==> design/flow/design.v <==
module pokey_advanced (
    input clk,               
    input enable_179mhz,     
    input reset_n,           
    input [3:0] addr,        
    input [7:0] din,         
    input we,                
    output reg audio_pwm     
);
    reg [7:0] audf [0:3];  
    reg [7:0] audc [0:3];  
    reg [7:0] audctl;      
    reg [3:0]  poly4;
    reg [4:0]  poly5;
    reg [16:0] poly17; 
    reg [15:0] counter [0:3]; 
    reg [3:0]  chan_out;    
    reg [4:0] count_64k;    
    reg [6:0] count_15k;    
    reg tick_64khz;
    reg tick_15khz;
    always @(posedge clk) begin
        tick_64khz <= 0;
        tick_15khz <= 0;
        if (!reset_n) begin
            count_64k <= 0;
            count_15k <= 0;
        end else if (enable_179mhz) begin
            if (count_64k == 27) begin  
                count_64k <= 0;
                tick_64khz <= 1;
            end else begin
                count_64k <= count_64k + 1;
            end
            if (count_15k == 113) begin  
                count_15k <= 0;
                tick_15khz <= 1;
            end else begin
                count_15k <= count_15k + 1;
            end
        end
    end
    always @(posedge clk) begin
        if (!reset_n) begin
            audctl <= 0;
            audc[0]<=0; audc[1]<=0; audc[2]<=0; audc[3]<=0;
            audf[0]<=0; audf[1]<=0; audf[2]<=0; audf[3]<=0;
        end else if (we) begin
            case (addr)
                0: audf[0] <= din;
                1: audc[0] <= din;
                2: audf[1] <= din;
                3: audc[1] <= din;
                4: audf[2] <= din;
                5: audc[2] <= din;
                6: audf[3] <= din;
                7: audc[3] <= din;
                8: audctl <= din;
            endcase
        end
    end
    wire p4_next = !(poly4[3] ^ poly4[2]);
    wire p5_next = !(poly5[4] ^ poly5[2]);
    wire p17_next = !(poly17[16] ^ poly17[4]);
    always @(posedge clk) begin
        if (!reset_n) begin
            poly4 <= 4'b1011;
            poly5 <= 5'b10101;
            poly17 <= 17'b10101010101010101;
        end else if (enable_179mhz) begin
            poly4 <= {poly4[2:0], p4_next};
            poly5 <= {poly5[3:0], p5_next};
            poly17 <= {poly17[15:0], p17_next};
        end
    end
    wire link_12 = audctl[4];
    wire link_34 = audctl[3];
    wire use_15khz = audctl[0];  
    integer i;
    reg channel_tick;  
    always @(posedge clk) begin
        if (!reset_n) begin
            counter[0] <= 0; counter[1] <= 0; counter[2] <= 0; counter[3] <= 0;
            chan_out <= 0;
        end else
        for (i=0; i<4; i=i+1) begin
            channel_tick = (use_15khz) ? tick_15khz : tick_64khz;
            if (i == 0 && audctl[6]) channel_tick = enable_179mhz;
            if (i == 2 && audctl[5]) channel_tick = enable_179mhz;
            if (channel_tick) begin
                if (!((i==1 && link_12) || (i==3 && link_34))) begin
                    if (counter[i] == 0) begin
                        if (i==0 && link_12) 
                            counter[i] <= {audf[1], audf[0]}; 
                        else if (i==2 && link_34) 
                            counter[i] <= {audf[3], audf[2]}; 
                        else 
                            counter[i] <= audf[i];
                        case (audc[i][7:5])
                            3'b000: chan_out[i] <= poly17[16] && poly5[4];  
                            3'b001: chan_out[i] <= poly5[4];                
                            3'b010: chan_out[i] <= poly17[16] && poly5[4]; 
                            3'b011: chan_out[i] <= poly5[4];               
                            3'b100: chan_out[i] <= poly17[16];              
                            3'b101: chan_out[i] <= ~chan_out[i];            
                            3'b110: chan_out[i] <= poly17[16];             
                            3'b111: chan_out[i] <= ~chan_out[i];            
                        endcase
                    end else begin
                        counter[i] <= counter[i] - 1;
                    end
                end
            end
        end
    end
    reg [5:0] mixed_audio; 
    integer k;
    always @(*) begin
        mixed_audio = 0;
        for (k=0; k<4; k=k+1) begin
            if (chan_out[k]) begin
                mixed_audio = mixed_audio + audc[k][3:0];
            end
        end
    end
    reg [5:0] pwm_counter;
    always @(posedge clk) begin
        if (!reset_n) begin
            pwm_counter <= 0;
            audio_pwm <= 0;
        end else begin
            pwm_counter <= pwm_counter + 1;
            audio_pwm <= (pwm_counter < mixed_audio);
        end
    end
endmodule
==> design/flow/run.sh <==
#!/bin/bash
# the make line also repeats each setting of config.mk as NAME=value (left out here)
make -C /OpenROAD-flow-scripts/flow DESIGN_CONFIG=/design/flow/config.mk WORK_HOME=/design/flow/orfs CLKGATE_MAP_FILE= finish
==> design/flow/config.mk <==
export PLATFORM = sky130hd
export DESIGN_NAME = pokey_advanced
export DESIGN_NICKNAME = pokey_advanced
export VERILOG_FILES = /design/flow/design.v
export SDC_FILE = /design/flow/constraint.sdc
export NUM_CORES = 4
export LEC_CHECK = 0
export ABC_AREA = 0
export CAP_MARGIN = 35
export CORE_ASPECT_RATIO = 1.27
export CORE_MARGIN = 7
export CORE_UTILIZATION = 44
export CTS_CLUSTER_DIAMETER = 396
export CTS_CLUSTER_SIZE = 94
export MAX_ROUTING_LAYER = met5
export MIN_ROUTING_LAYER = met1
export PLACE_DENSITY_LB_ADDON = 0.15
export SETUP_SLACK_MARGIN = 1.02
export SLEW_MARGIN = 20
export TNS_END_PERCENT = 25
==> design/flow/constraint.sdc <==
create_clock -name core_clock -period 3.89 [get_ports {clk}]
set_input_delay 0.7780 -clock core_clock [delete_from_list [all_inputs] [get_ports {clk}]]
set_output_delay 0.7780 -clock core_clock [all_outputs]
set_load 0.01 [all_outputs]
==> results of run 1 <==
==> metal layers <==
layer,global-route usage,wire (µm),up-vias
met1,0.233,9650,3322
met2,0.305,9750,102
met4,0.0597,337,0
met5,0,0,-
li1,-,-,3508
met3,0.0311,595,21
==> final cells by class <==
type	count	area, µm²	area share
Multi-Input combinational cell	725	4840	0.501
Sequential cell	172	3440	0.356
Clock buffer	18	429	0.0443
Timing Repair Buffer	48	403	0.0416
Tap cell	236	295	0.0305
Clock inverter	14	181	0.0187
Inverter	21	80.1	0.00828
==> timing repair <==
item | CTS | global route
resized | 6 | 2
buffers inserted | 1 | 0
setup endpoints to repair | 1 | 2
pin swaps | 4 | 5
==> ci_impl_report.md, run 1 <==
## Synthesis and layout report

| Metric | Value |
|---|---|
| Top_reg_cell synth | `dfxtp_1` |
| Syn nets | `1,025` |
| Vias in the first global route | `6,732` |
| Drt pass-1 iters | `5` |
| Post-Syn Instances | `978` |
| R2R cell count | `21` |
| Log Warnings | `34` |
| Synth area leader | `dfxtp_1` |
| Critical path's slowest cell | `nor4b_1` |
| Period minus WS final | `4.32 ns` |
| Synth cell types | `68` |
| Reg power frac | `0.481` |
| Grt ovf | `0` |
| Core region area | `19,000 µm²` |
| Via density | `5.63` |
| MaxCap Viol Count | `0` |
| Hpwl dp | `14,300 µm` |
| Critical Path AT | `4.68 ns` |
| Final hold violation count | `0` |
| Critical path cell sequence | `and2_4, ha_4, inv_2, fa_2, nor2b_1, nand3b_1, xor2_1, ha_1, a21oi_2, and3_1, nor2_1, mux2_4, ha_4, and3_4, a221oi_4, nor4b_1, a311oi_2, ha_1, a211oi_2, nand2_1, o21ai_1` |
| Hold Path Class | `flip-flop to flip-flop` |
| Post-synth seq share | `0.404` |
| Final #Nets | `1,032` |
| Largest Pwr Group | `registers` |
| Number of synthesized register bits | `172` |
| Largest net degree at the start of global routing | `48` |
| Buf/Inv on CP | `1` |
| Worst Hold Launch | `poly5[1]$_SDFFE_PN0P_` |
| Finished Cell Area | `9680 µm²` |
| Synthesis area per yosys | `8520 µm²` |
| # H-tree levels | `4` |
| Die Ht | `171 µm` |
| P_leak | `3.83 nW` |
| Min Hold Slack | `0.476 ns` |
| Initial antenna violation count | `0` |
| Asr flop ratio synth | `0` |
| Switching share of power | `0.237` |
| Basic Gates by Area | `0.233` |
| Measured slew at the worst slew-check pin | `0.762 ns` |
| Kind of critical path | `flip-flop to flip-flop` |
| Tally of buffers added on design ports | `16` |
| Critical Path Max Stage Delay | `0.40 ns` |
| WL final | `20,300 µm` |
| R2R Path Start | `chan_out[0]$_SDFFE_PN0P_` |
| Fp_density | `0.447` |
| Worst-path clk slew | `0.07 ns` |
| Maximum fanout along the worst path | `4` |
| GRT Resource Usage Total | `0.182` |
| Synth-to-layout area growth | `13.6%` |
| First-pass GRT wire length | `34,100 µm` |
| Synthesized cell area | `8520 µm²` |
| Logic pwr share | `0.049` |
| Routed WL per cell | `16.5 µm` |
| Synth Area per Inst | `8.71 µm²` |
| Peak Freq | `232 MHz` |
| Crit. End Element | `flip-flop` |
| Clock latency on the worst-skew pair | `0.43 ns` |
| Antenna diodes | `0` |
| Via count | `6,953` |
| CP startpoint | `chan_out[0]$_SDFFE_PN0P_` |
| Ports | `17` |
| Crit path launch type | `flip-flop` |
| Net switching power | `0.899 mW` |
| Setup TNS | `-0.428 ns` |
| Compound Share, Synth | `0.124` |
| Top cells by count, synth | `dfxtp_1 (172), nor2_1 (138), mux2i_1 (90)` |
| # setup viols final | `1` |
| FF-to-FF End | `audio_pwm$_SDFF_PN0_` |
| Final ANT Viol Nets | `0` |
| Slew margin rel. | `0.487` |
| Power Dens Cells | `393 nW/µm²` |
| Hold_buf cts | `0` |
| RSZ-0062 raised after global routing | `yes` |
| WHS Endpoint | `poly5[2]$_SDFFE_PN1P_` |
| CP delay by family, top | `adder cells` |
| Internal Power | `2.90 mW` |
| Clock Skews | `0.00784 ns` |
| Final Cycle Share | `1.11` |
| Synth warn | `4` |
| DRC viols | `0` |
| Clk pwr | `1.79 mW` |
| Max Slew Vio Count | `0` |
| Routability Congestion | `0.813` |
| Cts bufs inserted | `17` |
| Clock buffer depth | `2` |
| Layout Cells excl Fill | `1,234` |
| Cell area leaders | `dfxtp_1 (40%), mux2i_1 (11%), nor2_1 (6.1%), ha_1 (4.1%), nand2_1 (3.3%)` |
| Clk sinks | `172` |
| Outcome | `failed layout checks` |
| Violated Checks | `setup timing` |
| Final-layout fill cell count | `1,810` |
| Die Area | `23,500 µm²` |
| Reg2reg setup slack | `-0.43 ns` |
| XOR Share, Synth | `0.0391` |
| Tot Pwr | `3.80 mW` |
| Final core occ | `0.508` |
| DP Worst Slack | `-0.469 ns` |
| Clock share of power | `0.470` |
| 1st-iter DRT viols | `412` |
| CP endpoint | `audio_pwm$_SDFF_PN0_` |
| CTS tree | `done` |
| Number of enable flip-flop cells | `0` |
| CTS Root Cell | `clkbuf_16` |
| Seq. pwr | `1.83 mW` |
| Peak supply drop | `0.320 mV` |
| Critical Path RT | `4.26 ns` |
| Cells in synth_stat.txt | `978` |
| Die width | `137 µm` |
| Row Count | `57` |
| Worst path depth | `21` |
| Final worst setup slack | `-0.428 ns` |
| Yosys top cell by instances | `dfxtp_1` |
| Comb power | `0.185 mW` |
| Synth top area share | `0.404` |
| Inst Count DP | `1,201` |
| Post-synthesis adder-cell area fraction | `0.0494` |
| Dominant comb cell | `simple AND/OR/NAND/NOR gates` |
| Dpl cell area | `9010 µm²` |
| Hold-critical path depth | `2` |
| MUX area fraction | `0.114` |
==> inputs of run 2 (changes only) <==
ABC_AREA = 1   (was 0)
CAP_MARGIN = 15   (was 35)
CELL_PAD_IN_SITES_GLOBAL_PLACEMENT = 1   (was unset)
CORE_ASPECT_RATIO = 0.88   (was 1.27)
CORE_MARGIN = 4   (was 7)
CORE_UTILIZATION = 18   (was 44)
CTS_CLUSTER_DIAMETER = unset   (was 396)
CTS_CLUSTER_SIZE = 52   (was 94)
GPL_ROUTABILITY_DRIVEN = 0   (was unset)
GPL_TIMING_DRIVEN = 1   (was unset)
PLACE_DENSITY = 0.61   (was unset)
PLACE_DENSITY_LB_ADDON = unset   (was 0.15)
SETUP_SLACK_MARGIN = 0.4   (was 1.02)
SLEW_MARGIN = 10   (was 20)
TNS_END_PERCENT = unset   (was 25)
clock period = 3.75 ns   (was 3.89 ns; I/O delays follow)
==> ci_impl_report.md, run 2 <==
## Synthesis and layout report

| Metric | Value |
|---|---|
| Hold-critical path depth | `2 (unchanged)` |
| Synthesis area per yosys | `9000 µm² (+5.6%)` |
| Die width | `246 µm (+79%)` |
| Grt ovf | `0 (unchanged)` |
| Max Slew Vio Count | `0 (unchanged)` |
| Hold Path Class | `flip-flop to flip-flop` |
| Vias in the first global route | `7,981 (+19%)` |
| Post-Syn Instances | `1,342 (+37%)` |
| Compound Share, Synth | `0.141 (+0.0176)` |
| Slew margin rel. | `0.497 (+0.00960)` |
| Largest net degree at the start of global routing | `74 (+54%)` |
| Core region area | `49,200 µm² (+160%)` |
| Post-synth seq share | `0.383 (-0.0215)` |
| MaxCap Viol Count | `0 (unchanged)` |
| Power Dens Cells | `397 nW/µm² (+1.2%)` |
| CP delay by family, top | `adder cells` |
| Antenna diodes | `0 (unchanged)` |
| MUX area fraction | `0 (-0.114)` |
| XOR Share, Synth | `0.0195 (-0.0196)` |
| Internal Power | `2.96 mW (+2.1%)` |
| Clk pwr | `1.88 mW (+5%)` |
| Met1 WL | `13,500 µm (+40%)` |
| Peak supply drop | `0.319 mV (-0.49%)` |
| Number of enable flip-flop cells | `0 (unchanged)` |
| Clk sinks | `172 (unchanged)` |
| Tally of buffers added on design ports | `16 (unchanged)` |
| DRC viols | `0 (unchanged)` |
| Seq. pwr | `1.92 mW (+5%)` |
| Logic pwr share | `0.113 (+0.064)` |
| WL final | `25,100 µm (+23%)` |
| Synth Area per Inst | `6.70 µm² (-23%)` |
| Outcome | `no timing/DRC/antenna violations` |
| R2R Path Start | `audc[0][0]$_SDFFE_PN0P_` |
| Switching share of power | `0.309 (+0.0719)` |
| CP startpoint | `audc[0][0]$_SDFFE_PN0P_` |
| Top cells by count, synth | `nand2_1 (263), nor2_1 (242), dfxtp_1 (172)` |
| Critical path cell sequence | `nand2_2, inv_2, ha_4, inv_2, fa_2, o21ai_4, fa_2, inv_1, o21ai_2, inv_1, fa_2, nand3b_1, a21oi_2, xnor2_1, ha_1, nand2_2, o211ai_1, a21oi_1` |
| Die Area | `53,600 µm² (+130%)` |
| Final ANT Viol Nets | `0 (unchanged)` |
| Yosys top cell by instances | `nand2_1` |
| Hold_buf cts | `0 (unchanged)` |
| Clock share of power | `0.439 (-0.031)` |
| Met3 wire len | `761 µm (+28%)` |
| Top sig layer | `met4` |
| Log Warnings | `34 (unchanged)` |
| Final hold violation count | `0 (unchanged)` |
| CP endpoint | `audio_pwm$_SDFF_PN0_` |
| Buf/Inv on CP | `4 (+3)` |
| Routed WL per cell | `12.4 µm (-25%)` |
| Basic Gates by Area | `0.323 (+0.0907)` |
| Critical path's slowest cell | `fa_2` |
| First-pass GRT wire length | `42,000 µm (+23%)` |
| Kind of critical path | `flip-flop to flip-flop` |
| Reg2reg setup slack | `0.26 ns (+0.68 ns)` |
| Critical Path Max Stage Delay | `0.54 ns (+0.14 ns)` |
| Via count | `8,289 (+19%)` |
| Wire length on met2 | `10,700 µm (+9.3%)` |
| Dominant comb cell | `simple AND/OR/NAND/NOR gates` |
| Critical Path AT | `3.87 ns (-0.81 ns)` |
| 1st-iter DRT viols | `552 (+34%)` |
| Initial antenna violation count | `0 (unchanged)` |
| Synth cell types | `46 (-32%)` |
| Cells in synth_stat.txt | `1,342 (+37%)` |
| Via density | `4.08 (-28%)` |
| Measured slew at the worst slew-check pin | `0.754 ns (-0.00748 ns)` |
| Final Cycle Share | `0.932 (-0.178)` |
| Cell area leaders | `dfxtp_1 (38%), nand2_1 (11%), nor2_1 (10%), o21ai_0 (7.1%), inv_1 (6.6%)` |
| Finished Cell Area | `10,800 µm² (+11%)` |
| Period minus WS final | `3.49 ns (-0.824 ns)` |
| Synth warn | `4 (unchanged)` |
| WHS Endpoint | `audf[0][1]$_SDFFE_PN0P_` |
| Syn nets | `1,389 (+36%)` |
| Synthesized cell area | `9000 µm² (+5.6%)` |
| CP most frequent cell | `fa_2` |
| Ports | `17 (unchanged)` |
| FF-to-FF End | `audio_pwm$_SDFF_PN0_` |
| Net switching power | `1.32 mW (+47%)` |
| Worst path depth | `18 (-14%)` |
| Clock buffer depth | `2 (unchanged)` |
| Asr flop ratio synth | `0 (unchanged)` |
| Maximum fanout along the worst path | `3 (-1)` |
| Crit path launch type | `flip-flop` |
| Row Count | `76 (+33%)` |
| RSZ-0062 raised after global routing | `yes` |
| Comb power | `0.483 mW (+160%)` |
| Dpl cell area | `9970 µm² (+11%)` |
| Top_reg_cell synth | `dfxtp_1` |
| Clock Skews | `0.0153 ns (+0.00748 ns)` |
| R2R cell count | `18 (-14%)` |
| Synth top area share | `0.383 (-0.0215)` |
| Die Ht | `218 µm (+27%)` |
| Crit. End Element | `flip-flop` |
| Worst Hold Launch | `audf[0][1]$_SDFFE_PN0P_` |
| CTS Root Cell | `clkbuf_16` |
| # H-tree levels | `4 (unchanged)` |
| Final-layout fill cell count | `5,549 (+210%)` |
| Peak Freq | `286 MHz (+24%)` |
| Synth area leader | `dfxtp_1` |
| Final core occ | `0.219 (-0.289)` |
| # setup viols final | `0 (-1)` |
| Clock latency on the worst-skew pair | `0.45 ns (+0.02 ns)` |
| Drt pass-1 iters | `5 (unchanged)` |
| Post-synthesis adder-cell area fraction | `0.0456 (-0.00374)` |
| Reg power frac | `0.448 (-0.033)` |
| Worst-path clk slew | `0.08 ns (about the same)` |
| Critical Path RT | `4.13 ns (-0.13 ns)` |
| P_leak | `4.64 nW (+21%)` |
| Cts bufs inserted | `17 (unchanged)` |
| GRT Resource Usage Total | `0.0961 (-0.0857)` |
| Largest Pwr Group | `registers` |
| Final #Nets | `1,401 (+36%)` |
| CTS tree | `done` |
| Setup TNS | `0 ns (+0.428 ns)` |
| Number of synthesized register bits | `172 (unchanged)` |
| Fp_density | `0.183 (-0.264)` |
| Synth-to-layout area growth | `19.8%` |
| Hpwl dp | `17,900 µm (+25%)` |
[run 2: final cells by class]
cell class              instances  area [µm²]  area share
repair buffers                 29         268      0.0248
well taps                     663         830      0.0770
clock buffers                  17         425      0.0395
clock inverters                15         209      0.0194
inverters                     166         623      0.0578
multi-input cells             968        4980       0.462
flip-flops and latches        172        3450       0.320
[run 2: stage by stage]
stage | setup WS (ns) | power [mW] | hold slack, ns | instances
detailed placement | 0.131 | 2.44 | 0.438 | 1993
global route | -0.000143 | 4.50 | 0.468 | 2030
global placement | 0.196 | 2.44 | 0.432 | 1993
finish | 0.256 | 4.28 | 0.444 | 2030
floorplan | 0.363 | 2.30 | 0.420 | 1342
CTS | 0.215 | 4.35 | 0.448 | 2028
[run 2: layer usage]
layer / vias up / track usage
met4: 0 / 0.0206
li1: 4361 / -
met3: 17 / 0.0181
met2: 111 / 0.145
met1: 3800 / 0.142
met5: - / 0
[run 2: what timing repair did]
action,4_1_cts,5_1_grt
gates resized,10,15
setup buffers,3,2
endpoints found under the setup margin,1,1
pin swaps,15,18
==> inputs of run 3 (changes only) <==
CAP_MARGIN = 20   (was 15)
CELL_PAD_IN_SITES_GLOBAL_PLACEMENT = unset   (was 1)
CORE_ASPECT_RATIO = unset   (was 0.88)
CORE_MARGIN = 2   (was 4)
CORE_UTILIZATION = 72   (was 18)
CTS_CLUSTER_DIAMETER = 387   (was unset)
CTS_CLUSTER_SIZE = 100   (was 52)
GPL_ROUTABILITY_DRIVEN = unset   (was 0)
GPL_TIMING_DRIVEN = unset   (was 1)
MAX_ROUTING_LAYER = unset   (was met5)
MIN_ROUTING_LAYER = unset   (was met1)
PLACE_DENSITY = 0.41   (was 0.61)
SETUP_SLACK_MARGIN = 1.15   (was 0.4)
SLEW_MARGIN = 20   (was 10)
TNS_END_PERCENT = 10   (was unset)
clock period = 3.89 ns   (was 3.75 ns; I/O delays follow)
==> ci_impl_report.md, run 3 <==
## Synthesis and layout report

| Metric | Value |
|---|---|
| Post-Syn Instances | `1,342 (unchanged)` |
| Via count | `8,916 (+7.6%)` |
| Fp_density | `0.743 (+0.560)` |
| CP endpoint | `audio_pwm$_SDFF_PN0_` |
| Final hold violation count | `0 (unchanged)` |
| Worst-path clk slew | `0.06 ns (-0.02 ns)` |
| Final ANT Viol Nets | `0 (unchanged)` |
| Largest net degree at the start of global routing | `72 (-2.7%)` |
| Compound Share, Synth | `0.141 (unchanged)` |
| Cell area leaders | `dfxtp_1 (38%), nand2_1 (11%), nor2_1 (10%), o21ai_0 (7.1%), inv_1 (6.6%)` |
| Synth area leader | `dfxtp_1` |
| Clock share of power | `0.428 (-0.011)` |
| Clock Skews | `0.0156 ns (+0.000236 ns)` |
| Initial antenna violation count | `0 (unchanged)` |
| Die Area | `13,400 µm² (-75%)` |
| Core region area | `12,100 µm² (-75%)` |
| Drt pass-1 iters | `7 (+2)` |
| Clock latency on the worst-skew pair | `0.44 ns (about the same)` |
| Dominant comb cell | `simple AND/OR/NAND/NOR gates` |
| Crit path launch type | `flip-flop` |
| Synth-to-layout area growth | `12.7%` |
| Reg2reg setup slack | `0.23 ns (-0.02 ns)` |
| Syn nets | `1,389 (unchanged)` |
| Hold Path Class | `flip-flop to flip-flop` |
| MUX area fraction | `0 (unchanged)` |
| Worst path depth | `18 (unchanged)` |
| Critical Path AT | `4.03 ns (+0.16 ns)` |
| Cells in synth_stat.txt | `1,342 (unchanged)` |
| Ports | `17 (unchanged)` |
| Hold-critical path depth | `2 (unchanged)` |
| R2R cell count | `18 (unchanged)` |
| Final Cycle Share | `0.940 (+0.00859)` |
| Via density | `5.79 (+42%)` |
| Clk sinks | `172 (unchanged)` |
| Critical Path RT | `4.26 ns (+0.13 ns)` |
| Tally of buffers added on design ports | `16 (unchanged)` |
| Switching share of power | `0.263 (-0.0456)` |
| Synth top area share | `0.383 (unchanged)` |
| Measured slew at the worst slew-check pin | `0.757 ns (+0.00303 ns)` |
| Synthesized cell area | `9000 µm² (unchanged)` |
| Critical Path Max Stage Delay | `0.55 ns (about the same)` |
| Grt ovf | `0 (unchanged)` |
| GRT Resource Usage Total | `0.350 (+0.254)` |
| Peak supply drop | `0.399 mV (+25%)` |
| Basic Gates by Area | `0.323 (unchanged)` |
| Cts bufs inserted | `17 (unchanged)` |
| Internal Power | `2.98 mW (+0.76%)` |
| Reg power frac | `0.458 (+0.010)` |
| Number of enable flip-flop cells | `0 (unchanged)` |
| MaxCap Viol Count | `0 (unchanged)` |
| Number of synthesized register bits | `172 (unchanged)` |
| Largest Pwr Group | `registers` |
| Synth cell types | `46 (unchanged)` |
| Outcome | `no timing/DRC/antenna violations` |
| Power Dens Cells | `399 nW/µm² (+0.43%)` |
| Peak Freq | `273 MHz (-4.5%)` |
| Asr flop ratio synth | `0 (unchanged)` |
| FF-to-FF End | `audio_pwm$_SDFF_PN0_` |
| Final worst setup slack | `0.232 ns (-0.0239 ns)` |
| Worst Hold Launch | `audf[0][5]$_SDFFE_PN0P_` |
| WL final | `23,700 µm (-5.5%)` |
| RSZ-0062 raised after global routing | `yes` |
| Yosys top cell by instances | `nand2_1` |
| Critical path's slowest cell | `fa_2` |
| Top_reg_cell synth | `dfxtp_1` |
| Synthesis area per yosys | `9000 µm² (unchanged)` |
| Routed WL per cell | `15.4 µm (+25%)` |
| CP startpoint | `chan_out[0]$_SDFFE_PN0P_` |
| DP Worst Slack | `0.243 ns (+0.112 ns)` |
| Synth warn | `4 (unchanged)` |
| Kind of critical path | `flip-flop to flip-flop` |
| # H-tree levels | `4 (unchanged)` |
| Net switching power | `1.07 mW (-19%)` |
| Period minus WS final | `3.66 ns (+0.164 ns)` |
| Die Ht | `116 µm (-47%)` |
| CP delay by family, top | `adder cells` |
| Comb power | `0.462 mW (-4.3%)` |
| Buf/Inv on CP | `4 (unchanged)` |
| P_leak | `4.66 nW (+0.38%)` |
| Die width | `116 µm (-53%)` |
| Clock buffer depth | `2 (unchanged)` |
| Hpwl dp | `14,600 µm (-18%)` |
| Vias in the first global route | `8,094 (+1.4%)` |
| Top cells by count, synth | `nand2_1 (263), nor2_1 (242), dfxtp_1 (172)` |
| # setup viols final | `0 (unchanged)` |
| First-pass GRT wire length | `37,200 µm (-11%)` |
| Logic pwr share | `0.114 (about the same)` |
| R2R Path Start | `chan_out[0]$_SDFFE_PN0P_` |
| Routability Congestion | `0.933` |
| Log Warnings | `36 (+5.9%)` |
| Setup TNS | `0 ns (unchanged)` |
| XOR Share, Synth | `0.0195 (unchanged)` |
| Slew margin rel. | `0.490 (-0.00729)` |
| WHS Endpoint | `audf[0][5]$_SDFFE_PN0P_` |
| Clk pwr | `1.73 mW (-8%)` |
| Post-synthesis adder-cell area fraction | `0.0456 (unchanged)` |
| 1st-iter DRT viols | `1,126 (+100%)` |
| Row Count | `40 (-47%)` |
| DRC viols | `0 (unchanged)` |
| Crit. End Element | `flip-flop` |
| Maximum fanout along the worst path | `3 (unchanged)` |
| Critical path cell sequence | `nand2_2, inv_2, ha_4, inv_2, fa_2, o21ai_4, fa_2, inv_1, o21ai_4, inv_2, fa_2, nand3b_1, a21oi_2, xnor2_1, ha_1, nand2_1, o211ai_1, a21oi_1` |
| Antenna diodes | `0 (unchanged)` |
| Final #Nets | `1,406 (+0.36%)` |
| Max Slew Vio Count | `0 (unchanged)` |
| Synth Area per Inst | `6.70 µm² (unchanged)` |
| CTS Root Cell | `clkbuf_16` |
| Post-synth seq share | `0.383 (unchanged)` |
| CTS tree | `done` |
| Seq. pwr | `1.85 mW (-4%)` |
[run 3: routing by layer]
| layer | wire length (µm) | vias up | track usage |
|---|---|---|---|
| met5 | 0 | - | 0 |
| met4 | 776 | 0 | 0.150 |
| met3 | 1890 | 84 | 0.0779 |
| met2 | 11100 | 412 | 0.566 |
| met1 | 9920 | 4046 | 0.453 |
| li1 | - | 4374 | - |
[run 3: area by class of cell]
class	instances	area, µm²
well taps	168	210
clock buffers	21	450
inverters	166	623
fillers	821	1970
repair buffers	34	293
flip-flops and latches	172	3450
multi-input cells	968	4980
clock inverters	10	141
[run 3: through the flow]
| step | utilization | cells | power [mW] | hold WS, ns | cell area, µm² |
|---|---|---|---|---|---|
| after detailed placement | 0.769 | 1495 | 2.33 | 0.438 | 9320 |
| after floorplan | - | 1342 | 2.21 | 0.420 | 9080 |
| after CTS | 0.830 | 1537 | 4.03 | 0.447 | 10000 |
| final | 0.837 | 1539 | 4.05 | 0.450 | 10100 |
| after global placement | 0.769 | 1495 | 2.32 | 0.434 | 9320 |
| after global routing | 0.837 | 1539 | 4.16 | 0.478 | 10100 |
[run 3: repair_timing]
| action | 4_1_cts | 5_1_grt |
|---|---|---|
| endpoints found under the setup margin | 1 | 1 |
| endpoints found under the hold margin | 0 | 0 |
| resized | 13 | 15 |
| hold buffers | 0 | 0 |
| buffers inserted | 11 | 2 |
| pin swaps | 18 | 13 |
==> inputs of run 4 (changes only) <==
ABC_AREA = 0   (was 1)
CTS_CLUSTER_DIAMETER = unset   (was 387)
CTS_CLUSTER_SIZE = 40   (was 100)
PLACE_DENSITY = unset   (was 0.41)
PLACE_DENSITY_LB_ADDON = 0.19   (was unset)
SETUP_SLACK_MARGIN = 1.05   (was 1.15)
TNS_END_PERCENT = unset   (was 10)
clock period = 3.62 ns   (was 3.89 ns; I/O delays follow)
==> ci_impl_report.md, run 4 <==
## Synthesis and layout report

| Metric | Value |
|---|---|
| MaxCap Viol Count | `0 (unchanged)` |
| Final-layout fill cell count | `634 (-23%)` |
| Ports | `17 (unchanged)` |
| Final Cycle Share | `1.28 (+0.335)` |
| Peak supply drop | `0.498 mV (+25%)` |
| Vias in the first global route | `7,412 (-8.4%)` |
| Critical Path Max Stage Delay | `0.36 ns (-0.19 ns)` |
| Critical path cell sequence | `buf_4, nand2_2, buf_6, fa_2, nor2b_2, nand3b_1, xor2_1, ha_1, a21oi_2, and3_1, nor2_1, mux2_4, ha_4, and3_4, a221oi_4, buf_4, nor4b_4, a311oi_2, ha_1, buf_4, nand3_1, o21ai_1, o21ai_2` |
| Final ANT Viol Nets | `0 (unchanged)` |
| Hold-critical path depth | `2 (unchanged)` |
| Period minus WS final | `4.62 ns (+0.958 ns)` |
| Routed WL per cell | `19.6 µm (+27%)` |
| Hold_buf cts | `0 (unchanged)` |
| Critical Path AT | `4.95 ns (+0.92 ns)` |
| Drt pass-1 iters | `6 (-1)` |
| Worst path depth | `23 (+5)` |
| Asr flop ratio synth | `0 (unchanged)` |
| Basic Gates by Area | `0.233 (-0.0907)` |
| Synth area leader | `dfxtp_1` |
| # setup viols final | `1 (+1)` |
| Clock latency on the worst-skew pair | `0.44 ns (about the same)` |
| Fp_density | `0.743 (about the same)` |
| Crit path launch type | `flip-flop` |
| Final #Nets | `1,038 (-26%)` |
| Finished Cell Area | `9650 µm² (-4.9%)` |
| CP startpoint | `chan_out[0]$_SDFFE_PN0P_` |
| R2R Path Start | `chan_out[0]$_SDFFE_PN0P_` |
| Slew margin rel. | `0.389 (-0.101)` |
| Internal Power | `3.08 mW (+3.2%)` |
| Worst Hold Launch | `poly17[6]$_SDFFE_PN1P_` |
| Cells in synth_stat.txt | `978 (-27%)` |
| Violated Checks | `setup timing` |
| XOR Share, Synth | `0.0391 (+0.0196)` |
| Dominant comb cell | `simple AND/OR/NAND/NOR gates` |
| Cell area leaders | `dfxtp_1 (40%), mux2i_1 (11%), nor2_1 (6.1%), ha_1 (4.1%), nand2_1 (3.3%)` |
| Synth warn | `4 (unchanged)` |
| Min Hold Slack | `0.475 ns (+0.0256 ns)` |
| Clock Skews | `0.00839 ns (-0.00718 ns)` |
| Antenna diodes | `0 (unchanged)` |
| P_leak | `3.86 nW (-17%)` |
| Hpwl dp | `13,900 µm (-5.0%)` |
| Core region area | `11,500 µm² (-5.3%)` |
| Via count | `7,615 (-15%)` |
| Top cells by count, synth | `dfxtp_1 (172), nor2_1 (138), mux2i_1 (90)` |
| CTS tree | `done` |
| WL final | `22,400 µm (-5.4%)` |
| Synth Area per Inst | `8.71 µm² (+30%)` |
| RSZ-0062 raised after global routing | `yes` |
| Row Count | `39 (-2.5%)` |
| Inst Count DP | `1,101 (-26%)` |
| First-pass GRT wire length | `35,300 µm (-5.2%)` |
| Peak Freq | `217 MHz (-21%)` |
| Net switching power | `0.920 mW (-14%)` |
| Synth-to-layout area growth | `13.2%` |
| Final worst setup slack | `-0.996 ns (-1.23 ns)` |
| Post-synthesis adder-cell area fraction | `0.0494 (+0.00374)` |
| Synth cell types | `68 (+48%)` |
| Final core occ | `0.841 (+0.00385)` |
| Measured slew at the worst slew-check pin | `0.915 ns (+0.158 ns)` |
| Outcome | `failed layout checks` |
| Worst-path clk slew | `0.06 ns (about the same)` |
| DRC viols | `0 (unchanged)` |
| Initial antenna violation count | `0 (unchanged)` |
| Synthesized cell area | `8520 µm² (-5.3%)` |
| Power Dens Cells | `415 nW/µm² (+3.9%)` |
| Max Slew Vio Count | `0 (unchanged)` |
| WHS Endpoint | `poly17[6]$_SDFFE_PN1P_` |
| Clock share of power | `0.457 (+0.029)` |
| Post-Syn Instances | `978 (-27%)` |
| Crit. End Element | `flip-flop` |
| Post-synth seq share | `0.404 (+0.0215)` |
| # H-tree levels | `4 (unchanged)` |
| Clock buffer depth | `2 (unchanged)` |
| Number of synthesized register bits | `172 (unchanged)` |
| Largest net degree at the start of global routing | `63 (-13%)` |
| Seq. pwr | `1.97 mW (+6%)` |
| Compound Share, Synth | `0.124 (-0.0176)` |
| 1st-iter DRT viols | `819 (-27%)` |
| Switching share of power | `0.230 (-0.0331)` |
| FF-to-FF End | `audio_pwm$_SDFF_PN0_` |
| Grt ovf | `0 (unchanged)` |
| Buf/Inv on CP | `4 (unchanged)` |
| Layout Cells excl Fill | `1,146 (-26%)` |
| Tally of buffers added on design ports | `16 (unchanged)` |
| Comb power | `0.205 mW (-56%)` |
| Reg2reg setup slack | `-1.0 ns (-1.23 ns)` |
| Clk pwr | `1.83 mW (+6%)` |
| CP most frequent cell | `buf_4` |
| Kind of critical path | `flip-flop to flip-flop` |
| GRT Resource Usage Total | `0.345 (-0.00505)` |
| Number of enable flip-flop cells | `0 (unchanged)` |
| Die Ht | `113 µm (-2.6%)` |
| Cts bufs inserted | `17 (unchanged)` |
| Clk sinks | `172 (unchanged)` |
| CTS Root Cell | `clkbuf_16` |
| Log Warnings | `34 (-5.6%)` |
| CP endpoint | `audio_pwm$_SDFF_PN0_` |
| Syn nets | `1,025 (-26%)` |
| Hold Path Class | `flip-flop to flip-flop` |
| Top_reg_cell synth | `dfxtp_1` |
| Yosys top cell by instances | `dfxtp_1` |
| Dpl cell area | `8840 µm² (-5.1%)` |
| Via density | `6.64 (+15%)` |
| Largest Pwr Group | `registers` |
| Routability Congestion | `0.877 (-5.9%)` |
| Critical path's slowest cell | `fa_2` |
| Maximum fanout along the worst path | `4 (+1)` |
| Reg power frac | `0.492 (+0.034)` |
| Synthesis area per yosys | `8520 µm² (-5.3%)` |
| CP delay by family, top | `adder cells` |
| MUX area fraction | `0.114 (+0.114)` |
| R2R cell count | `23 (+5)` |
| Tot Pwr | `4.00 mW (-1.2%)` |
| Final hold violation count | `0 (unchanged)` |
| Critical Path RT | `3.95 ns (-0.31 ns)` |
| Die Area | `12,700 µm² (-5.1%)` |
| Synth top area share | `0.404 (+0.0215)` |
| Die width | `113 µm (-2.6%)` |
| Logic pwr share | `0.051 (-0.063)` |
[run 4: area by class of cell]
class	count	area (µm²)	share of cell area
Multi-Input combinational cell	725	4910	0.509
Sequential cell	172	3450	0.357
Clock buffer	21	470	0.0488
Timing Repair Buffer	54	452	0.0468
Tap cell	143	179	0.0185
Clock inverter	10	115	0.0119
Inverter	21	78.8	0.00817
[run 4: what timing repair did]
item,4_1_cts,5_1_grt
setup endpoints to repair,1,15
pin swaps,17,15
gates resized,13,10
setup buffers,10,4
[run 4: per-stage QoR]
stage	setup TNS (ns)	worst slack, ns
2_1_floorplan	-0.478	-0.478
3_3_place_gp	-0.603	-0.603
3_5_place_dp	-0.773	-0.773
4_1_cts	-0.718	-0.718
5_1_grt	-1.17	-1.17
6_report	-0.996	-0.996
[run 4: layer usage]
metal,vias up,track usage,part of all wire
met5,-,0,0
li1,3524,-,-
met2,386,0.594,0.50
met4,0,0.171,0.046
met1,3608,0.414,0.39
met3,97,0.0643,0.070
==> inputs of run 5 (changes only) <==
CAP_MARGIN = 35   (was 20)
CORE_ASPECT_RATIO = 1.27   (was unset)
CTS_CLUSTER_SIZE = unset   (was 40)
HOLD_SLACK_MARGIN = -0.08   (was unset)
MAX_ROUTING_LAYER = met4   (was unset)
MIN_ROUTING_LAYER = met1   (was unset)
PLACE_DENSITY_LB_ADDON = unset   (was 0.19)
SETUP_SLACK_MARGIN = unset   (was 1.05)
TNS_END_PERCENT = 40   (was unset)
clock period = 4.31 ns   (was 3.62 ns; I/O delays follow)
==> ci_impl_report.md, run 5 <==
## Synthesis and layout report

| Metric | Value |
|---|---|
| Outcome | `failed layout checks` |
| Violated Checks | `setup timing` |
| Synth warn | `4 (unchanged)` |
| Initial antenna violation count | `0 (unchanged)` |
| Top_reg_cell synth | `dfxtp_1` |
| XOR Share, Synth | `0.0391 (unchanged)` |
| Post-synth seq share | `0.404 (unchanged)` |
| Final Cycle Share | `1.02 (-0.255)` |
| Clock buffer depth | `2 (unchanged)` |
| Synth area leader | `dfxtp_1` |
| Max Slew Vio Count | `0 (unchanged)` |
| GRT Resource Usage Total | `0.342 (-0.00291)` |
| Hpwl dp | `13,800 µm (-1.1%)` |
| Yosys top cell by instances | `dfxtp_1` |
| R2R cell count | `22 (-4.3%)` |
| Routed WL per cell | `18.3 µm (-6.5%)` |
| Final core occ | `0.832 (-0.00903)` |
| # setup viols final | `1 (unchanged)` |
| Worst path depth | `22 (-4.3%)` |
| R2R Path Start | `chan_out[0]$_SDFFE_PN0P_` |
| Ports | `17 (unchanged)` |
| CTS Root Cell | `clkbuf_16` |
| Reg power frac | `0.490 (-0.002)` |
| Period minus WS final | `4.40 ns (-0.221 ns)` |
| Core region area | `11,500 µm² (+0.34%)` |
| Grt ovf | `0 (unchanged)` |
| Internal Power | `2.48 mW (-20%)` |
| MaxCap Viol Count | `0 (unchanged)` |
| Dpl cell area | `8760 µm² (-0.98%)` |
| Layout Cells excl Fill | `1,130 (-1.4%)` |
| Comb power | `0.168 mW (-18%)` |
| Worst Hold Launch | `poly17[12]$_SDFFE_PN1P_` |
| CP endpoint | `audio_pwm$_SDFF_PN0_` |
| Fp_density | `0.740 (-0.00250)` |
| Synth-to-layout area growth | `12.4%` |
| WHS Endpoint | `poly17[12]$_SDFFE_PN1P_` |
| CP most frequent cell | `ha_4` |
| Maximum fanout along the worst path | `3 (-1)` |
| Final hold violation count | `0 (unchanged)` |
| Kind of critical path | `flip-flop to flip-flop` |
| Peak supply drop | `0.314 mV (-37%)` |
| MUX area fraction | `0.114 (unchanged)` |
| Critical Path RT | `4.68 ns (+0.73 ns)` |
| Die Ht | `127 µm (+12%)` |
| Hold Path Class | `flip-flop to flip-flop` |
| Hold-critical path depth | `2 (unchanged)` |
| FF-to-FF End | `audio_pwm$_SDFF_PN0_` |
| Critical Path Max Stage Delay | `0.35 ns (about the same)` |
| Vias in the first global route | `7,263 (-2.0%)` |
| Compound Share, Synth | `0.124 (unchanged)` |
| Critical path's slowest cell | `fa_2` |
| 1st-iter DRT viols | `519 (-37%)` |
| Largest Pwr Group | `registers` |
| Finished Cell Area | `9580 µm² (-0.74%)` |
| WL final | `20,700 µm (-7.8%)` |
| Via density | `6.51 (-2.0%)` |
| Largest net degree at the start of global routing | `63 (unchanged)` |
| Basic Gates by Area | `0.233 (unchanged)` |
| Clock latency on the worst-skew pair | `0.44 ns (about the same)` |
| DRC viols | `0 (unchanged)` |
| Tot Pwr | `3.36 mW (-16%)` |
| Synthesis area per yosys | `8520 µm² (unchanged)` |
| Drt pass-1 iters | `5 (-1)` |
| Log Warnings | `35 (+2.9%)` |
| Switching share of power | `0.263 (+0.0327)` |
| Logic pwr share | `0.050 (about the same)` |
| Synth top area share | `0.404 (unchanged)` |
| Die width | `101 µm (-11%)` |
| Inst Count DP | `1,090 (-1.0%)` |
| Buf/Inv on CP | `1 (-3)` |
| Reg2reg setup slack | `-0.09 ns (+0.91 ns)` |
| Peak Freq | `228 MHz (+5.0%)` |
| Cts bufs inserted | `17 (unchanged)` |
| CP delay by family, top | `adder cells` |
| Top cells by count, synth | `dfxtp_1 (172), nor2_1 (138), mux2i_1 (90)` |
| Clock Skews | `0.00980 ns (+0.00141 ns)` |
| Via count | `7,360 (-3.3%)` |
| Synth Area per Inst | `8.71 µm² (unchanged)` |
| Final-layout fill cell count | `691 (+9.0%)` |
| Clk sinks | `172 (unchanged)` |
| Clock share of power | `0.460 (+0.003)` |
| Crit. End Element | `flip-flop` |
| Post-synthesis adder-cell area fraction | `0.0494 (unchanged)` |
| Cells in synth_stat.txt | `978 (unchanged)` |
| CP startpoint | `chan_out[0]$_SDFFE_PN0P_` |
| Clk pwr | `1.54 mW (-16%)` |
| Syn nets | `1,025 (unchanged)` |
| Routability Congestion | `0.952 (+8.5%)` |
| Crit path launch type | `flip-flop` |
| Row Count | `44 (+13%)` |
| CTS tree | `done` |
| Final #Nets | `1,026 (-1.2%)` |
| Min Hold Slack | `0.488 ns (+0.0124 ns)` |
| Slew margin rel. | `0.458 (+0.0688)` |
| Tally of buffers added on design ports | `16 (unchanged)` |
| Synthesized cell area | `8520 µm² (unchanged)` |
| Antenna diodes | `0 (unchanged)` |
| RSZ-0062 raised after global routing | `yes` |
| Net switching power | `0.883 mW (-4.0%)` |
| Synth cell types | `68 (unchanged)` |
| Critical Path AT | `4.77 ns (-0.18 ns)` |
| Measured slew at the worst slew-check pin | `0.806 ns (-0.109 ns)` |
| Dominant comb cell | `simple AND/OR/NAND/NOR gates` |
| Number of synthesized register bits | `172 (unchanged)` |
| Worst-path clk slew | `0.08 ns (+0.02 ns)` |
| Cell area leaders | `dfxtp_1 (40%), mux2i_1 (11%), nor2_1 (6.1%), ha_1 (4.1%), nand2_1 (3.3%)` |
| Number of enable flip-flop cells | `0 (unchanged)` |
| # H-tree levels | `4 (unchanged)` |
| Power Dens Cells | `351 nW/µm² (-15%)` |
| Seq. pwr | `1.65 mW (-16%)` |
| Post-Syn Instances | `978 (unchanged)` |
| Final worst setup slack | `-0.0851 ns (+0.911 ns)` |
| Die Area | `12,700 µm² (about the same)` |
| Asr flop ratio synth | `0 (unchanged)` |
| Final ANT Viol Nets | `0 (unchanged)` |
| Critical path cell sequence | `and2_4, ha_4, inv_2, fa_2, nor2b_2, nand3b_1, xor2_2, ha_4, a21oi_4, and3_1, nor2_1, mux2_4, ha_4, and3_4, a221oi_4, nor2b_1, o31a_1, a311oi_2, ha_1, a211oi_2, nand2_1, o21ai_1` |
| P_leak | `3.81 nW (-1.2%)` |
| First-pass GRT wire length | `34,000 µm (-3.7%)` |
## run 5: final cells by class
| cell class | count | area [µm²] | share of cell area |
|---|---|---|---|
| Inverter | 21 | 78.8 | 0.00823 |
| Multi-Input combinational cell | 725 | 4910 | 0.512 |
| Sequential cell | 172 | 3450 | 0.360 |
| Tap cell | 138 | 173 | 0.0180 |
| Clock inverter | 15 | 190 | 0.0199 |
| Clock buffer | 17 | 425 | 0.0444 |
| Timing Repair Buffer | 42 | 355 | 0.0371 |
## run 5: what timing repair did
| action | CTS | global route |
|---|---|---|
| hold endpoints to repair | 0 | 0 |
| gates cloned | 0 | 0 |
| resized | 25 | 6 |
| pin swaps | 15 | 10 |
| endpoints found under the setup margin | 1 | 1 |
| setup buffers | 5 | 3 |
| hold buffers | 0 | 0 |
## run 5: stage by stage
step | TNS (ns) | setup slack, ns
final | -0.0851 | -0.0851
after global routing | -0.303 | -0.303
after CTS | -0.0678 | -0.0678
after detailed placement | -0.355 | -0.355
after global placement | -0.0585 | -0.0585
after floorplan | 0 | 0.0171
## run 5: per-layer routing
metal	global-route usage	wire [µm]	up-vias
met3	0.0623	1290	62
met2	0.572	10600	299
met1	0.400	8190	3495
li1	-	-	3504
met5	-	0	-
met4	0.148	624	0
==> inputs of run 6 (changes only) <==
CAP_MARGIN = 20   (was 35)
CORE_ASPECT_RATIO = unset   (was 1.27)
CORE_MARGIN = 3   (was 2)
CORE_UTILIZATION = 25   (was 72)
CTS_CLUSTER_DIAMETER = 364   (was unset)
CTS_CLUSTER_SIZE = 43   (was unset)
GPL_ROUTABILITY_DRIVEN = 1   (was unset)
HOLD_SLACK_MARGIN = unset   (was -0.08)
MAX_ROUTING_LAYER = unset   (was met4)
MIN_ROUTING_LAYER = unset   (was met1)
PLACE_DENSITY = 0.5   (was unset)
SETUP_SLACK_MARGIN = -0.38   (was unset)
TNS_END_PERCENT = unset   (was 40)
clock period = 5.06 ns   (was 4.31 ns; I/O delays follow)
==> ci_impl_report.md, run 6 <==
## Synthesis and layout report

| Metric | Value |
|---|---|
| Max Slew Vio Count | `0 (unchanged)` |
| Clk pwr | `1.44 mW (-6%)` |
| Initial antenna violation count | `0 (unchanged)` |
| Fp_density | `0.258 (-0.482)` |
| Synth area leader | `dfxtp_1` |
| Top cells by count, synth | `dfxtp_1 (172), nor2_1 (138), mux2i_1 (90)` |
| Largest net degree at the start of global routing | `63 (unchanged)` |
| Setup TNS | `0 ns (+0.0851 ns)` |
| Compound Share, Synth | `0.124 (unchanged)` |
| Final hold violation count | `0 (unchanged)` |
| Routed WL per cell | `14.6 µm (-20%)` |
| Largest Pwr Group | `clock` |
| Number of synthesized register bits | `172 (unchanged)` |
| Clock latency on the worst-skew pair | `0.42 ns (-0.02 ns)` |
| Clock buffer depth | `2 (unchanged)` |
| CP most frequent cell | `ha_1` |
| Register area | `3440 µm² (about the same)` |
| Final core occ | `0.293 (-0.539)` |
| Row Count | `66 (+50%)` |
| Critical path's slowest cell | `a221oi_1` |
| Die Ht | `191 µm (+51%)` |
| Final #Nets | `1,008 (-1.8%)` |
| Number of enable flip-flop cells | `0 (unchanged)` |
| Synth-to-layout area growth | `13.7%` |
| R2R Path Start | `chan_out[0]$_SDFFE_PN0P_` |
| Cell area leaders | `dfxtp_1 (40%), mux2i_1 (11%), nor2_1 (6.1%), ha_1 (4.1%), nand2_1 (3.3%)` |
| Slew margin rel. | `0.362 (-0.0956)` |
| Final-layout fill cell count | `3,526 (+410%)` |
| GRT Max-Usage Layer | `met2` |
| Cells in synth_stat.txt | `978 (unchanged)` |
| Buf/Inv on CP | `1 (unchanged)` |
| DRC viols | `0 (unchanged)` |
| Logic area | `4760 µm² (-3.0%)` |
| Hpwl dp | `13,900 µm (+1.2%)` |
| Synth cell types | `68 (unchanged)` |
| Met1 usage | `0.161 (-0.239)` |
| Synth top area share | `0.404 (unchanged)` |
| Switching share of power | `0.224 (-0.0385)` |
| WL final | `20,700 µm (about the same)` |
| Routability Congestion | `0.780 (-18%)` |
| Peak supply drop | `0.179 mV (-43%)` |
| Dpl cell area | `9040 µm² (+3.2%)` |
| Die width | `191 µm (+90%)` |
| P_leak | `3.71 nW (-2.7%)` |
| Synthesized cell area | `8520 µm² (unchanged)` |
| Post-synthesis adder-cell area fraction | `0.0494 (unchanged)` |
| Top_reg_cell synth | `dfxtp_1` |
| Final Cycle Share | `0.950 (-0.0695)` |
| Kind of critical path | `flip-flop to flip-flop` |
| Grt ovf | `0 (unchanged)` |
| Basic Gates by Area | `0.233 (unchanged)` |
| Synthesis area per yosys | `8520 µm² (unchanged)` |
| R2R cell count | `22 (unchanged)` |
| Via count | `6,819 (-7.4%)` |
| Final worst setup slack | `0.252 ns (+0.337 ns)` |
| Maximum fanout along the worst path | `4 (+1)` |
| CTS Root Cell | `clkbuf_16` |
| Reg2reg setup slack | `0.25 ns (+0.34 ns)` |
| Final ANT Viol Nets | `0 (unchanged)` |
| Min Hold Slack | `0.473 ns (-0.0148 ns)` |
| Log Warnings | `31 (-11%)` |
| WHS Endpoint | `pwm_counter[0]$_SDFF_PN0_` |
| Logic pwr share | `0.047 (-0.003)` |
| CP endpoint | `audio_pwm$_SDFF_PN0_` |
| MUX area fraction | `0.114 (unchanged)` |
| Crit path launch type | `flip-flop` |
| GR Layer Usage met2 | `0.187 (-0.386)` |
| Synth warn | `4 (unchanged)` |
| # H-tree levels | `4 (unchanged)` |
| Dominant comb cell | `simple AND/OR/NAND/NOR gates` |
| Vias in the first global route | `6,424 (-12%)` |
| Tot Pwr | `2.98 mW (-11%)` |
| Worst path depth | `22 (unchanged)` |
| Yosys top cell by instances | `dfxtp_1` |
| Crit. End Element | `flip-flop` |
| CTS tree | `done` |
| Via density | `4.82 (-26%)` |
| Worst Hold Launch | `pwm_counter[0]$_SDFF_PN0_` |
| # setup viols final | `0 (-1)` |
| Peak Freq | `208 MHz (-8.6%)` |
| Layout Cells excl Fill | `1,415 (+25%)` |
| XOR Share, Synth | `0.0391 (unchanged)` |
| Internal Power | `2.31 mW (-6.7%)` |
| Tally of buffers added on design ports | `16 (unchanged)` |
| Antenna diodes | `0 (unchanged)` |
| Critical Path AT | `5.15 ns (+0.38 ns)` |
| DP Worst Slack | `0.279 ns (+0.635 ns)` |
| Clock Skews | `0.0106 ns (+0.000822 ns)` |
| CP startpoint | `chan_out[0]$_SDFFE_PN0P_` |
| Hold Path Class | `flip-flop to flip-flop` |
| Syn nets | `1,025 (unchanged)` |
| CP delay by family, top | `adder cells` |
| First-pass GRT wire length | `34,400 µm (+1.1%)` |
| Outcome | `no timing/DRC/antenna violations` |
| Worst-path clk slew | `0.06 ns (-0.02 ns)` |
| Period minus WS final | `4.81 ns (+0.413 ns)` |
| Drt pass-1 iters | `5 (unchanged)` |
| Hold_buf cts | `0 (unchanged)` |
| # resized after CTS | `0 (-100%)` |
| Measured slew at the worst slew-check pin | `0.948 ns (+0.142 ns)` |
| Clock share of power | `0.482 (+0.022)` |
| Critical path cell sequence | `and2_1, ha_1, inv_1, fa_1, nor2b_1, nand3b_1, xor2_1, ha_1, a21oi_1, and3_1, nor2_1, mux2_2, ha_1, and3_1, a221oi_1, nor2b_1, o31a_1, a311oi_1, ha_1, a211oi_1, o21ai_0, o21ai_0` |
| Critical Path Max Stage Delay | `0.41 ns (+0.06 ns)` |
| Post-synth seq share | `0.404 (unchanged)` |
| Ports | `17 (unchanged)` |
| Reg power frac | `0.471 (-0.019)` |
| Comb power | `0.140 mW (-17%)` |
| Net switching power | `0.668 mW (-24%)` |
| Cts bufs inserted | `17 (unchanged)` |
| Clk sinks | `172 (unchanged)` |
| Power Dens Cells | `308 nW/µm² (-12%)` |
| 1st-iter DRT viols | `370 (-29%)` |
| Post-Syn Instances | `978 (unchanged)` |
| Grt met3 use | `0.0206 (-0.0417)` |
| Post CTS Setup Buffer Count | `0 (-5)` |
| Inst Count DP | `1,384 (+27%)` |
| FF-to-FF End | `audio_pwm$_SDFF_PN0_` |
| Synth Area per Inst | `8.71 µm² (unchanged)` |
| Asr flop ratio synth | `0 (unchanged)` |
| Core region area | `33,000 µm² (+190%)` |
| Die Area | `36,300 µm² (+190%)` |
| Hold-critical path depth | `1 (-1)` |
| Finished Cell Area | `9690 µm² (+1.2%)` |
| MaxCap Viol Count | `0 (unchanged)` |
| Seq. pwr | `1.40 mW (-15%)` |
| GRT Resource Usage Total | `0.116 (-0.226)` |
| Critical Path RT | `5.40 ns (+0.72 ns)` |
-- run 6: area by class of cell --
| type | instances | share of cell area |
|---|---|---|
| clock inverters | 14 | 0.0225 |
| multi-input cells | 725 | 0.491 |
| inverters | 21 | 0.00826 |
| repair buffers | 24 | 0.0217 |
| well taps | 442 | 0.0571 |
| flip-flops and latches | 172 | 0.355 |
| clock buffers | 17 | 0.0439 |
-- run 6: metal layers --
layer  vias up  wire (µm)
li1       3470          -
met5         -          0
met3        13        699
met1      3243      10400
met4         0        182
met2        93       9350
==> inputs of run 7 (changes only) <==
ABC_AREA = unset   (was 0)
CAP_MARGIN = 5   (was 20)
CORE_MARGIN = 4   (was 3)
CORE_UTILIZATION = 40   (was 25)
CTS_CLUSTER_DIAMETER = unset   (was 364)
CTS_CLUSTER_SIZE = unset   (was 43)
GPL_ROUTABILITY_DRIVEN = unset   (was 1)
PLACE_DENSITY = unset   (was 0.5)
PLACE_DENSITY_LB_ADDON = 0.17   (was unset)
SETUP_SLACK_MARGIN = -0.2   (was -0.38)
SLEW_MARGIN = 25   (was 20)
clock period = 6.0 ns   (was 5.06 ns; I/O delays follow)
==> ci_impl_report.md, run 7 <==
## Synthesis and layout report

| Metric | Value |
|---|---|
| Synth top area share | `0.404 (unchanged)` |
| Via density | `5.44 (+13%)` |
| Die width | `154 µm (-19%)` |
| Clock buffer depth | `2 (unchanged)` |
| Fp_density | `0.406 (+0.149)` |
| Asr flop ratio synth | `0 (unchanged)` |
| Post-synthesis adder-cell area fraction | `0.0494 (unchanged)` |
| Hold_buf cts | `0 (unchanged)` |
| Post-Syn Instances | `978 (unchanged)` |
| Synth area leader | `dfxtp_1` |
| Die Area | `23,700 µm² (-35%)` |
| Via count | `6,805 (-0.21%)` |
| Number of enable flip-flop cells | `0 (unchanged)` |
| Antenna diodes | `0 (unchanged)` |
| Worst-path clk slew | `0.07 ns (about the same)` |
| 1st-iter DRT viols | `325 (-12%)` |
| Drt pass-1 iters | `5 (unchanged)` |
| WHS Endpoint | `pwm_counter[0]$_SDFF_PN0_` |
| FF-to-FF End | `audio_pwm$_SDFF_PN0_` |
| Post-synth seq share | `0.404 (unchanged)` |
| Synth cell types | `68 (unchanged)` |
| # setup viols final | `0 (unchanged)` |
| Critical Path Max Stage Delay | `0.46 ns (+0.05 ns)` |
| Tally of buffers added on design ports | `16 (unchanged)` |
| Top_reg_cell synth | `dfxtp_1` |
| Measured slew at the worst slew-check pin | `0.849 ns (-0.0990 ns)` |
| DP Worst Slack | `1.06 ns (+0.776 ns)` |
| Basic Gates by Area | `0.233 (unchanged)` |
| Final Cycle Share | `0.829 (-0.121)` |
| Synth-to-layout area growth | `10.6%` |
| Clk pwr | `1.11 mW (-23%)` |
| Maximum fanout along the worst path | `7 (+3)` |
| Clock share of power | `0.460 (-0.022)` |
| Dominant comb cell | `simple AND/OR/NAND/NOR gates` |
| Vias in the first global route | `6,478 (+0.84%)` |
| Cells in synth_stat.txt | `978 (unchanged)` |
| Critical Path RT | `6.36 ns (+0.96 ns)` |
| Routability Congestion | `0.798 (+2.3%)` |
| Logic pwr share | `0.048 (about the same)` |
| Largest net degree at the start of global routing | `63 (unchanged)` |
| MaxCap Viol Count | `0 (unchanged)` |
| Crit path launch type | `flip-flop` |
| CP startpoint | `chan_out[0]$_SDFFE_PN0P_` |
| Hpwl dp | `13,600 µm (-2.4%)` |
| CTS tree | `done` |
| Period minus WS final | `4.97 ns (+0.166 ns)` |
| Die Ht | `154 µm (-19%)` |
| Syn nets | `1,025 (unchanged)` |
| Worst path depth | `22 (unchanged)` |
| Log Warnings | `31 (unchanged)` |
| Cell area leaders | `dfxtp_1 (40%), mux2i_1 (11%), nor2_1 (6.1%), ha_1 (4.1%), nand2_1 (3.3%)` |
| Critical path cell sequence | `and2_1, ha_1, inv_1, fa_1, nor2b_1, nand3b_1, xor2_1, ha_1, a21oi_1, and3_1, nor2_1, mux2_2, ha_1, and3_1, a221oi_1, nor2b_1, o31a_1, a311oi_1, ha_1, a211oi_1, o21ai_0, o21ai_0` |
| CP delay by family, top | `adder cells` |
| Cts bufs inserted | `17 (unchanged)` |
| # resized after CTS | `0 (unchanged)` |
| Yosys top cell by instances | `dfxtp_1` |
| Initial antenna violation count | `0 (unchanged)` |
| Outcome | `no timing/DRC/antenna violations` |
| Comb power | `0.116 mW (-17%)` |
| Setup TNS | `0 ns (unchanged)` |
| MUX area fraction | `0.114 (unchanged)` |
| Largest Pwr Group | `registers` |
| Max Slew Vio Count | `0 (unchanged)` |
| Clock latency on the worst-skew pair | `0.43 ns (about the same)` |
| Worst Hold Launch | `pwm_counter[0]$_SDFF_PN0_` |
| Synthesized cell area | `8520 µm² (unchanged)` |
| Hold-critical path depth | `1 (unchanged)` |
| P_leak | `3.70 nW (-0.39%)` |
| Switching share of power | `0.247 (+0.0230)` |
| Synth warn | `4 (unchanged)` |
| First-pass GRT wire length | `33,700 µm (-1.8%)` |
| CTS Root Cell | `clkbuf_16` |
| Power Dens Cells | `255 nW/µm² (-17%)` |
| Net switching power | `0.595 mW (-11%)` |
| Grt ovf | `0 (unchanged)` |
| Row Count | `53 (-20%)` |
| R2R Path Start | `chan_out[0]$_SDFFE_PN0P_` |
| Routed WL per cell | `16.0 µm (+9.8%)` |
| Critical Path AT | `5.34 ns (+0.19 ns)` |
| Clk sinks | `172 (unchanged)` |
| GRT Resource Usage Total | `0.174 (+0.0581)` |
| Final hold violation count | `0 (unchanged)` |
| # H-tree levels | `4 (unchanged)` |
| Top cells by count, synth | `dfxtp_1 (172), nor2_1 (138), mux2i_1 (90)` |
| Core region area | `21,000 µm² (-37%)` |
| Ports | `17 (unchanged)` |
| Reg power frac | `0.492 (+0.021)` |
| CP most frequent cell | `ha_1` |
| Synthesis area per yosys | `8520 µm² (unchanged)` |
| Clock Skews | `0.00650 ns (-0.00412 ns)` |
| Crit. End Element | `flip-flop` |
| Number of synthesized register bits | `172 (unchanged)` |
| Final-layout fill cell count | `2,110 (-40%)` |
| Final ANT Viol Nets | `0 (unchanged)` |
| Peak supply drop | `0.178 mV (-0.96%)` |
| Buf/Inv on CP | `1 (unchanged)` |
| Slew margin rel. | `0.434 (+0.0718)` |
| R2R cell count | `22 (unchanged)` |
| XOR Share, Synth | `0.0391 (unchanged)` |
| Post CTS Setup Buffer Count | `0 (unchanged)` |
| Critical path's slowest cell | `dfxtp_1` |
| DRC viols | `0 (unchanged)` |
| CP endpoint | `audio_pwm$_SDFF_PN0_` |
| Kind of critical path | `flip-flop to flip-flop` |
| Seq. pwr | `1.18 mW (-16%)` |
| Synth Area per Inst | `8.71 µm² (unchanged)` |
| Peak Freq | `201 MHz (-3.3%)` |
| RSZ-0062 raised after global routing | `no` |
| Reg2reg setup slack | `1.03 ns (+0.77 ns)` |
| Internal Power | `1.81 mW (-22%)` |
| Hold Path Class | `flip-flop to flip-flop` |
| Final worst setup slack | `1.03 ns (+0.774 ns)` |
| WL final | `20,100 µm (-3.0%)` |
| Compound Share, Synth | `0.124 (unchanged)` |
| Final #Nets | `1,009 (+0.099%)` |
-- run 7: cell type report --
type / count / area (µm²) / area share
multi-input combinational: 725 / 4750 / 0.504
inverter: 21 / 80.1 / 0.00850
clock inverter: 14 / 146 / 0.0155
tap: 275 / 344 / 0.0365
sequential: 172 / 3440 / 0.365
clock buffer: 18 / 439 / 0.0466
timing repair buffer: 25 / 218 / 0.0231
-- run 7: metal layers --
layer,track usage,vias up,share of wire
li1,-,3468,-
met1,0.241,3205,0.50
met2,0.274,114,0.45
met3,0.0357,18,0.042
met4,0.0505,0,0.012
met5,0,-,0
-- run 7: through the flow --
stage	total power, mW	instances	instance area [µm²]	hold WS [ns]	util
3_3_place_gp	1.33	1218	8840	0.452	0.422
6_report	2.41	1250	9430	0.476	0.450
3_5_place_dp	1.33	1218	8840	0.456	0.422
4_1_cts	2.44	1250	9430	0.477	0.450
5_1_grt	2.50	1250	9430	0.503	0.450
2_1_floorplan	1.28	978	8520	0.429	-
==> inputs of run 8 (changes only) <==
ABC_AREA = 1   (was unset)
CAP_MARGIN = 15   (was 5)
CELL_PAD_IN_SITES_GLOBAL_PLACEMENT = 1   (was unset)
CORE_ASPECT_RATIO = 0.88   (was unset)
CORE_UTILIZATION = 18   (was 40)
CTS_CLUSTER_SIZE = 52   (was unset)
GPL_ROUTABILITY_DRIVEN = 0   (was unset)
GPL_TIMING_DRIVEN = 0   (was unset)
MAX_ROUTING_LAYER = met5   (was unset)
MIN_ROUTING_LAYER = met1   (was unset)
PLACE_DENSITY = 0.61   (was unset)
PLACE_DENSITY_LB_ADDON = unset   (was 0.17)
SETUP_SLACK_MARGIN = 0.4   (was -0.2)
SLEW_MARGIN = 10   (was 25)
TNS_END_PERCENT = 45   (was unset)
clock period = 4.07 ns   (was 6.0 ns; I/O delays follow)
==> ci_impl_report.md, run 8 <==
## Synthesis and layout report

| Metric | Value |
|---|---|
| Outcome | `no timing/DRC/antenna violations` |
| MUX area fraction | `0 (-0.114)` |
| Kind of critical path | `flip-flop to flip-flop` |
| Vias in the first global route | `8,112 (+25%)` |
| Clock latency on the worst-skew pair | `0.44 ns (about the same)` |
| Final hold violation count | `0 (unchanged)` |
| Period minus WS final | `3.58 ns (-1.40 ns)` |
| Synth Area per Inst | `6.70 µm² (-23%)` |
| Row Count | `76 (+43%)` |
| Synthesized cell area | `9000 µm² (+5.6%)` |
| Synthesis area per yosys | `9000 µm² (+5.6%)` |
| XOR Share, Synth | `0.0195 (-0.0196)` |
| Peak supply drop | `0.316 mV (+78%)` |
| RSZ-0062 raised after global routing | `yes` |
| Synth-to-layout area growth | `20.8%` |
| Worst Hold Launch | `audf[0][5]$_SDFFE_PN0P_` |
| Synth top area share | `0.383 (-0.0215)` |
| Crit path launch type | `flip-flop` |
| Max Slew Vio Count | `0 (unchanged)` |
| Top cells by count, synth | `nand2_1 (263), nor2_1 (242), dfxtp_1 (172)` |
| Net switching power | `1.12 mW (+88%)` |
| P_leak | `4.71 nW (+27%)` |
| Number of synthesized register bits | `172 (unchanged)` |
| Via density | `4.08 (-25%)` |
| Maximum fanout along the worst path | `3 (-4)` |
| Final core occ | `0.221 (-0.229)` |
| Reg power frac | `0.443 (-0.049)` |
| Internal Power | `2.87 mW (+59%)` |
| Worst-path clk slew | `0.07 ns (about the same)` |
| CP endpoint | `audio_pwm$_SDFF_PN0_` |
| WHS Endpoint | `audf[0][5]$_SDFFE_PN0P_` |
| Cells in synth_stat.txt | `1,342 (+37%)` |
| R2R cell count | `23 (+4.5%)` |
| CTS Root Cell | `clkbuf_16` |
| Initial antenna violation count | `0 (unchanged)` |
| Dominant comb cell | `simple AND/OR/NAND/NOR gates` |
| Core region area | `49,200 µm² (+130%)` |
| Critical Path Max Stage Delay | `0.54 ns (+0.08 ns)` |
| Switching share of power | `0.280 (+0.0331)` |
| 1st-iter DRT viols | `458 (+41%)` |
| Final #Nets | `1,429 (+42%)` |
| Clock share of power | `0.441 (-0.019)` |
| Measured slew at the worst slew-check pin | `0.986 ns (+0.138 ns)` |
| Clock buffer depth | `2 (unchanged)` |
| DRC viols | `0 (unchanged)` |
| Hold Path Class | `flip-flop to flip-flop` |
| Reg2reg setup slack | `0.49 ns (-0.53 ns)` |
| Comb power | `0.465 mW (+300%)` |
| Antenna diodes | `0 (unchanged)` |
| Synth warn | `4 (unchanged)` |
| Die Area | `53,600 µm² (+130%)` |
| CP most frequent cell | `nand2_1` |
| GRT Resource Usage Total | `0.104 (-0.0701)` |
| Worst path depth | `23 (+4.5%)` |
| # setup viols final | `0 (unchanged)` |
| Drt pass-1 iters | `5 (unchanged)` |
| Clk sinks | `172 (unchanged)` |
| Critical Path RT | `4.43 ns (-1.93 ns)` |
| Hold-critical path depth | `2 (+1)` |
| Log Warnings | `32 (+3.2%)` |
| Tally of buffers added on design ports | `12 (-4)` |
| Die Ht | `218 µm (+41%)` |
| Largest Pwr Group | `registers` |
| Buf/Inv on CP | `3 (+2)` |
| Clk pwr | `1.76 mW (+59%)` |
| WL final | `27,400 µm (+37%)` |
| Synth area leader | `dfxtp_1` |
| Final Cycle Share | `0.879 (+0.0503)` |
| Crit. End Element | `flip-flop` |
| Top_reg_cell synth | `dfxtp_1` |
| R2R Path Start | `chan_out[0]$_SDFFE_PN0P_` |
run 8: per-layer routing:
| layer | vias up | share of wire | wire (µm) | global-route usage |
|---|---|---|---|---|
| met5 | - | 0 | 0 | 0 |
| met4 | 0 | 0.012 | 327 | 0.0234 |
| met3 | 21 | 0.023 | 625 | 0.0165 |
| met2 | 89 | 0.44 | 12100 | 0.165 |
| met1 | 3871 | 0.52 | 14400 | 0.148 |
| li1 | 4422 | - | - | - |
run 8: timing repair:
| item | in CTS | in global routing |
|---|---|---|
| hold buffers | 0 | 0 |
| pin swaps | 19 | 14 |
| setup buffers | 6 | 3 |
| gates resized | 36 | 15 |
| setup endpoints to repair | 1 | 1 |
run 8: final cells by class:
| cell class | instances | area, µm² |
|---|---|---|
| multi-input combinational | 968 | 4990 |
| timing repair buffer | 21 | 188 |
| clock buffer | 18 | 439 |
| sequential | 172 | 3450 |
| inverter | 166 | 623 |
| clock inverter | 14 | 183 |
| buffer | 36 | 168 |
| tap | 663 | 830 |
| fill | 5599 | 38300 |
run 8: per-stage QoR:
step                total power, mW  hold slack, ns  worst slack [ns]  instances
finish                         3.99           0.458             0.491       2058
floorplan                      2.11           0.420             0.441       1342
CTS                            4.03           0.456             0.423       2055
detailed placement             2.27           0.445            -0.122       2017
global placement               2.27           0.439            -0.119       2017
global route                   4.18           0.473             0.194       2058
Power figures rest on the tool's default switching activity, not on a simulated workload.
